==> flow/design.v <==
module calculator(
	input newkey,
	input [4:0] keycode,
	input clk,
	input rst,
	output reg [19:0] x,
	output reg led							 
	);
	localparam PLUS = 1'd0;					 
	localparam TIMES = 1'd1;				 
	localparam CLEAR20 = 20'd0;				 
	localparam CLEAR2 = 2'd0;				 
	localparam CLEAR1 = 1'd0;				 
	reg [19:0] y;
	reg op;
	reg [19:0] nextX;
	reg [19:0] nextY;
	reg nextOp;
	reg nextLED;
	reg [2:0] select;
	wire [19:0] sum;
	wire [19:0] product;
	wire [19:0] result;
	wire [19:0] ovp;						 
	wire ovs;								 
	always @ (posedge clk)
		begin
			if (rst)
				begin
					x <= CLEAR20;
					y <= CLEAR20;
					op <= CLEAR1;
					led <= CLEAR1;
				end
			else
				begin
					x <= nextX;
					y <= nextY;
					op <= nextOp;
					led <= nextLED;
				end
		end
  always @ (select, x, y, op, led, result, ovp, ovs, keycode)
		case(select)
			3'd0:						 
				begin
              		nextX = x;
					nextY = y;
					nextOp = op;
					nextLED = led;
				end
			3'd1:						 
				begin
              		nextX = CLEAR20;
					nextY = x;
					nextOp = PLUS;
					nextLED = CLEAR1;
				end
			3'd2:						 
				begin
              		nextX = CLEAR20;
					nextY = x;
					nextOp = TIMES;
					nextLED = CLEAR1;
				end
			3'd3:						 
				begin
              		nextX = result;
					nextY = y;
					nextOp = op;
					nextLED = op ? (ovp != 0) : ovs;
				end	
			3'd4:						 
				begin
              		nextX = CLEAR20;
					nextY = CLEAR20;
					nextOp = CLEAR1;				 
					nextLED = CLEAR1;
				end
			3'd7:						 
				begin
              		nextX = {x[15:0],keycode[3:0]};	 
					nextY = y;
					nextOp = op;
					nextLED = CLEAR1;
				end
			default:					 
				begin
              		nextX = x;
					nextY = y;
					nextOp = op;
					nextLED = led;
				end
		endcase
	always @ (newkey, keycode)
		begin
			if(!newkey)	select <= 3'd0;				 
			else if(keycode[4]) select <= 3'd7;		 
			else select <= keycode[2:0];			 
		end
	assign result = op ? product : sum;				 
	assign {ovp, product} = x * y;					 
	assign {ovs, sum} = x + y;						 
endmodule	
Settings: LEC_CHECK=0, CAP_MARGIN=20, CORE_ASPECT_RATIO=1.42, CORE_MARGIN=2, CORE_UTILIZATION=63, CTS_CLUSTER_DIAMETER=333, CTS_CLUSTER_SIZE=98, HOLD_SLACK_MARGIN=0.12, MAX_ROUTING_LAYER=met4, MIN_ROUTING_LAYER=met1, PLACE_DENSITY=0.55, SETUP_SLACK_MARGIN=3.1, SLEW_MARGIN=15, TNS_END_PERCENT=40; clock period 13.3 ns.
run.sh (not shown) runs the stock make flow with config.mk's settings and CLKGATE_MAP_FILE=.
Next try:
--- a/flow/config.mk
+++ b/flow/config.mk
@@ -8,13 +8,12 @@
 export CAP_MARGIN = 20
 export CORE_ASPECT_RATIO = 1.42
-export CORE_MARGIN = 2
-export CORE_UTILIZATION = 63
+export CORE_MARGIN = 6
+export CORE_UTILIZATION = 45
 export CTS_CLUSTER_DIAMETER = 333
-export CTS_CLUSTER_SIZE = 98
+export GPL_ROUTABILITY_DRIVEN = 0
 export HOLD_SLACK_MARGIN = 0.12
 export MAX_ROUTING_LAYER = met4
 export MIN_ROUTING_LAYER = met1
-export PLACE_DENSITY = 0.55
 export SETUP_SLACK_MARGIN = 3.1
 export SLEW_MARGIN = 15
-export TNS_END_PERCENT = 40
+export TNS_END_PERCENT = 95
Utilization shrinks by 18 points.
Maximum frequency went up by 1.7%.
Final area grows by 1.0%.
Die size rose by 51%.
Clock skew stays flat.
Synthesized cell count does not change.
Next try:
==> flow/config.mk (replaced) <==
export PLATFORM = sky130hd
export DESIGN_NAME = calculator
export DESIGN_NICKNAME = calculator
export VERILOG_FILES = /design/flow/design.v
export SDC_FILE = /design/flow/constraint.sdc
export NUM_CORES = 4
export LEC_CHECK = 0
export ABC_AREA = 1
export CAP_MARGIN = 20
export CORE_ASPECT_RATIO = 1.42
export CORE_MARGIN = 2
export CORE_UTILIZATION = 72
export CTS_CLUSTER_DIAMETER = 333
export HOLD_SLACK_MARGIN = 0.12
export MAX_ROUTING_LAYER = met4
export MIN_ROUTING_LAYER = met1
export SETUP_SLACK_MARGIN = -0.32
export SLEW_MARGIN = 15
export TNS_END_PERCENT = 100
The new run ran to the end with no violations; via count climbs by 20%; global-route usage climbs by 20 points; flip-flop count stays the same; setup slack gets better by 0.48 ns; count of clock-buffer cells in the layout is unchanged; core utilization climbs by 28 points; final cell count climbs by 20%; register-to-register slack gets better by 0.48 ns; total power climbs by 21%; hold slack gets worse by 0.030 ns.

========
Setup of v55:
Starts from the design.v that is shown in full above.
export LEC_CHECK = 0
export CAP_MARGIN = 20
export CORE_ASPECT_RATIO = 1.42
export CORE_MARGIN = 2
export CORE_UTILIZATION = 72
export CTS_CLUSTER_DIAMETER = 28
export HOLD_SLACK_MARGIN = -0.09
export MAX_ROUTING_LAYER = met4
export MIN_ROUTING_LAYER = met1
export PLACE_DENSITY_LB_ADDON = 0.01
export SETUP_SLACK_MARGIN = 1.23
export SLEW_MARGIN = 15
export TNS_END_PERCENT = 40
create_clock -name core_clock -period 7.13 [get_ports {clk}]
Input changes introduced in v6 (baseline for comparison: v55):
# v55
export LEC_CHECK = 0
export CAP_MARGIN = 20
export CORE_ASPECT_RATIO = 1.42
export CORE_MARGIN = 2
export CORE_UTILIZATION = 72
export CTS_CLUSTER_DIAMETER = 28
export HOLD_SLACK_MARGIN = -0.09
export MAX_ROUTING_LAYER = met4
export MIN_ROUTING_LAYER = met1
export PLACE_DENSITY_LB_ADDON = 0.01
export SETUP_SLACK_MARGIN = 1.23
export SLEW_MARGIN = 15
export TNS_END_PERCENT = 40
create_clock -name core_clock -period 7.13 [get_ports {clk}]
# v6
export LEC_CHECK = 0
export CAP_MARGIN = 20
export CORE_MARGIN = 2
export CORE_UTILIZATION = 72
export CTS_CLUSTER_DIAMETER = 29
export PLACE_DENSITY_LB_ADDON = 0.01
export SETUP_SLACK_MARGIN = 0.99
export SLEW_MARGIN = 20
export TNS_END_PERCENT = 40
create_clock -name core_clock -period 6.72 [get_ports {clk}]
--- outcome ---
| part of the power in combinational logic | higher: v6 |
Taking v55 as the reference point, the number of inserted diodes of v6 rises by 1.
Compared with v55, v6 shows core region area that has gone up slightly.
NOTE top achievable clock speed v55->v6 increased slightly
v6 — growth of design area from synthesis to finish 2.5 points higher, v55 as reference
NOTE: violation tally from detailed-route iteration zero in v6 exceeds that of v55
The detailed-routing wirelength on met1 in v55 is 0.929 times that in v6.
Total power of v6 is higher than that of v55.
v6 ended with more number of endpoints failing setup at the final stage than v55.
v6 — post-route setup TNS 100 ps lower, v55 as reference
Wire length of the first global-routing pass came out lower on v6 than on v55.
The flow for v6 finished, though final verification flagged negative setup slack.
The cell with the largest stage delay on the worst path comes out sky130_fd_sc_hd__fa_2 in one run and sky130_fd_sc_hd__fa_1 in the other, namely in v55 and v6 respectively.
Relative to v6, the following input files were edited for v12:
# v6
export LEC_CHECK = 0
export CAP_MARGIN = 20
export CORE_MARGIN = 2
export CORE_UTILIZATION = 72
export CTS_CLUSTER_DIAMETER = 29
export PLACE_DENSITY_LB_ADDON = 0.01
export SETUP_SLACK_MARGIN = 0.99
export SLEW_MARGIN = 20
export TNS_END_PERCENT = 40
create_clock -name core_clock -period 6.72 [get_ports {clk}]
# v12
export LEC_CHECK = 0
export CAP_MARGIN = 20
export CORE_MARGIN = 2
export CORE_UTILIZATION = 40
export SLEW_MARGIN = 20
create_clock -name core_clock -period 7.87 [get_ports {clk}]
[summary]
- v12: all stages complete, timing, DRC and antenna checks passed
- Diff v6 -> v12: sequential share of layout area flat; number of core rows up about 35%; switching power share of the total down 0.72 points.
- Share of the clock period used by the worst path, v6 and v12: lower on v12
- Compared with v6, v12 has extra setup slack.
- Summary of the comparison: first-pass detailed-route iteration total is higher in v12, relative to v6.
- Power, v12 vs v6: down by more than 10%
- v12 vs v6 on design area: v12 is the lower one.
> inputs changed (v12 -> v41)
# v12
export LEC_CHECK = 0
export CAP_MARGIN = 20
export CORE_MARGIN = 2
export CORE_UTILIZATION = 40
export SLEW_MARGIN = 20
create_clock -name core_clock -period 7.87 [get_ports {clk}]
# v41
export LEC_CHECK = 0
export CAP_MARGIN = 20
export CORE_MARGIN = 2
export CORE_UTILIZATION = 70
export CTS_CLUSTER_DIAMETER = 32
export SLEW_MARGIN = 20
create_clock -name core_clock -period 6.74 [get_ports {clk}]
Against v12, v41 reports a area overhead of the layout relative to synthesis that is higher. To summarise v41: no stage aborted, but the layout did not pass its checks, failing on negative setup slack. Higher design area was reported by v41, not v12. Compared with v12, v41 instantiates a smaller number of standard cells. v41 vs v12, origin of the worst setup path: y[2] vs y[6]. v41 -> v12: flip-flop count delta 0, exact match.
Here is what was changed in the inputs of v23 compared with v41.
# v41
export LEC_CHECK = 0
export CAP_MARGIN = 20
export CORE_MARGIN = 2
export CORE_UTILIZATION = 70
export CTS_CLUSTER_DIAMETER = 32
export SLEW_MARGIN = 20
create_clock -name core_clock -period 6.74 [get_ports {clk}]
# v23
export LEC_CHECK = 0
export CAP_MARGIN = 20
export CORE_MARGIN = 2
export CORE_UTILIZATION = 72
export PLACE_DENSITY_LB_ADDON = 0.01
export SLEW_MARGIN = 20
create_clock -name core_clock -period 6.72 [get_ports {clk}]
--- outcome ---
No crash in v41: every stage finished, but the layout fails its final checks due to negative setup slack.
Although it ran to completion, v23 produced a layout that fails the final checks because of negative setup slack.
v41 → v23: placed cell area moved down, total die area went down by 670 um2, worst relative slew slack now sits higher, worst hold slack went up 40 ps, final worst slack went down by 11 ps.
Looking at clock power share, v23 sits 1.6 points above v41.
As far as final net count is concerned, v23 and v41 perform about the same.
In the reports for v23 and v41, the larger count of clock buffers in the final design belongs to v41.
Run comparison: v41 highest-delay cell along the critical path sky130_fd_sc_hd__fa_1; v23 highest-delay cell along the critical path sky130_fd_sc_hd__fa_2
Looking at global router's overall resource usage across v23 and v41, the one that comes out higher is v23.
Cmp v23 and v41 / global-route met1 utilization / lower: v41
Combinational group share of total power was higher in the run labelled v41.
For v57, these inputs were changed with respect to v23:
# v23
export LEC_CHECK = 0
export CAP_MARGIN = 20
export CORE_MARGIN = 2
export CORE_UTILIZATION = 72
export PLACE_DENSITY_LB_ADDON = 0.01
export SLEW_MARGIN = 20
create_clock -name core_clock -period 6.72 [get_ports {clk}]
# v57
export LEC_CHECK = 0
export CAP_MARGIN = 20
export CORE_MARGIN = 2
export CORE_UTILIZATION = 72
export SLEW_MARGIN = 20
create_clock -name core_clock -period 12.2 [get_ports {clk}]
Notes after the runs:
Looking at the reports, v57 completed the entire flow and the layout it produced met the timing, DRC and antenna checks. [v57] critical path arrival rose 910 ps relative to v23. Number of setup violations in the final report, v23 and v57: lower on v57. Diff v23..v57 | instance tally after logic synthesis | negligible. Going from v23 to v57, setup slack at placement increased 4690 ps, post-CTS setup repair buffer count decreased 4. Going from v23 to v57, maximum frequency shrinks by 12%. Relative to v23, final routed wire length divided by cell count has gone down in v57. The more densely filled core belongs to v23, not v57. The storage element area of v57 falls short of that of v23 by about 8%.
Power is estimated from default activity; no workload was simulated.
